Design fpm, start of the top module:
module fpm(
    input [32:1] a,
    input [32:1] b,
    input clk,
    input rst,
    input in_valid,
    output  [32:1] c,
    output out_valid
    );
For scale: about 13,000 cells after synthesis, ~5,000 flip-flops, roughly 150,000 um2 of cells after synthesis.
export LEC_CHECK = 0
export CAP_MARGIN = 20
export CORE_ASPECT_RATIO = 0.72
export CORE_MARGIN = 2
export CORE_UTILIZATION = 27
export CTS_CLUSTER_DIAMETER = 106
export GPL_ROUTABILITY_DRIVEN = 0
export PLACE_DENSITY = 0.77
export SETUP_SLACK_MARGIN = 0.52
export SLEW_MARGIN = 20
create_clock -name core_clock -period 6.43 [get_ports {clk}]
run.sh (not shown) runs the stock make flow with config.mk's settings and CLKGATE_MAP_FILE=.
The first run finished clean.
Rerun with:
CORE_ASPECT_RATIO = not set   (was 0.72)
CORE_UTILIZATION = 58   (was 27)
CTS_CLUSTER_DIAMETER = 209   (was 106)
GPL_ROUTABILITY_DRIVEN = not set   (was 0)
PLACE_DENSITY = not set   (was 0.77)
SETUP_SLACK_MARGIN = -0.35   (was 0.52)
clock period = 3.69 ns   (was 6.43 ns; I/O delays follow)
With this change the flow produced a layout that fails on setup timing; power is higher by well over a third; final cell count drops by about a fifth; hold slack gets worse by 27 ps; routed wire length came out higher slightly; via count barely changes; final area is lower by a few percent; synthesized area stays the same.
Rerun with:
ABC_AREA = 1   (was not set)
CORE_UTILIZATION = 70   (was 58)
CTS_CLUSTER_DIAMETER = not set   (was 209)
SETUP_SLACK_MARGIN = not set   (was -0.35)
clock period = 2.36 ns   (was 3.69 ns; I/O delays follow)
The new run produced a layout that fails on antenna rules, setup timing.
Via count grows by 18%.
Cell count grows by 24%.
Clock skew grows by 15 ps.
Setup slack got worse by 970 ps.
Hold slack got worse by 320 ps.
Rerun with:
ABC_AREA = not set   (was 1)
CORE_UTILIZATION = 72   (was 70)
SETUP_SLACK_MARGIN = -0.3   (was not set)
clock period = 3.31 ns   (was 2.36 ns; I/O delays follow)
=> Now the flow ran to the end with violations: setup timing; count of clock-buffer cells in the layout went down by 52; sequential share of layout area goes up by 3.0 points; cell area shrinks by about 5%; via count decreases by 14%; sequential power shrinks by 29%; power decreases by 29%.
Rerun with:
CORE_UTILIZATION = 66   (was 72)
CTS_CLUSTER_DIAMETER = 209   (was not set)
SETUP_SLACK_MARGIN = not set   (was -0.3)
clock period = 3.94 ns   (was 3.31 ns; I/O delays follow)
Outcome: The changed run ran to the end with no violations. Clock skew increases by 19 ps. Final area increases slightly. Wire length decreases slightly. Total power decreases by about a fifth. Combinational power decreases by about a fifth. Register-to-register slack gets better by 320 ps. Setup slack gets better by 440 ps.

========
fpm again, from the RTL that the note above started with.
clock: 2.22 ns
lec_check: 0
abc_area: 1
cap_margin: 0
core_margin: 2
core_utilization: 72
cts_cluster_diameter: 400
cts_cluster_size: 11
place_density_lb_addon: 0.01
slew_margin: 35
The first run finished with setup timing left.
Rerun with:
- ABC_AREA: 1 -> unset
- CAP_MARGIN: 0 -> 20
- CORE_UTILIZATION: 72 -> 68
- CTS_CLUSTER_DIAMETER: 400 -> unset
- CTS_CLUSTER_SIZE: 11 -> unset
- PLACE_DENSITY_LB_ADDON: 0.01 -> unset
- SLEW_MARGIN: 35 -> 20
- clock period: 2.22 -> 3.31 ns (I/O delays scaled with it)
What happened: The new run finished but failed the layout checks on setup timing; die size is higher by about 3%; setup slack is better by 0.72 ns; routed wire length is lower by 13%; global-route usage is lower by 4.6 points; register-to-register slack is better by 0.53 ns; cell area is lower by about 3.8%; cell count is lower by about 20%; area after synthesis is lower by about 2.8%; total power is lower by about 30%; clock skew is higher by 0.0055 ns.
Rerun with:
- CORE_UTILIZATION: 68 -> 70
- clock period: 3.31 -> 3.92 ns (I/O delays scaled with it)
With this change the flow finished with timing, DRC and antenna clean.
Routed wire length rises by 1.2%.
Combinational power is lower by 15%.
Global-route usage is higher by 1.1 points.
Worst hold slack gets worse by 0.028 ns.
Total power fell by about 16%.
Rerun with:
- CAP_MARGIN: 20 -> 0
- CORE_UTILIZATION: 70 -> 72
- CTS_CLUSTER_DIAMETER: unset -> 391
- CTS_CLUSTER_SIZE: unset -> 14
- SETUP_SLACK_MARGIN: unset -> -0.3
- clock period: 3.92 -> 2.89 ns (I/O delays scaled with it)
=> The changed run finished with setup timing left. Sequential power rose by 35%. Via count is about the same. Core utilization fell by 0.15 points. Synthesized cell count stays the same. Final cell count fell by 2.5%. Worst setup slack loses 0.74 ns. Power rose by about 20%.
No activity file was given, so power comes from the tool's default toggle rates.
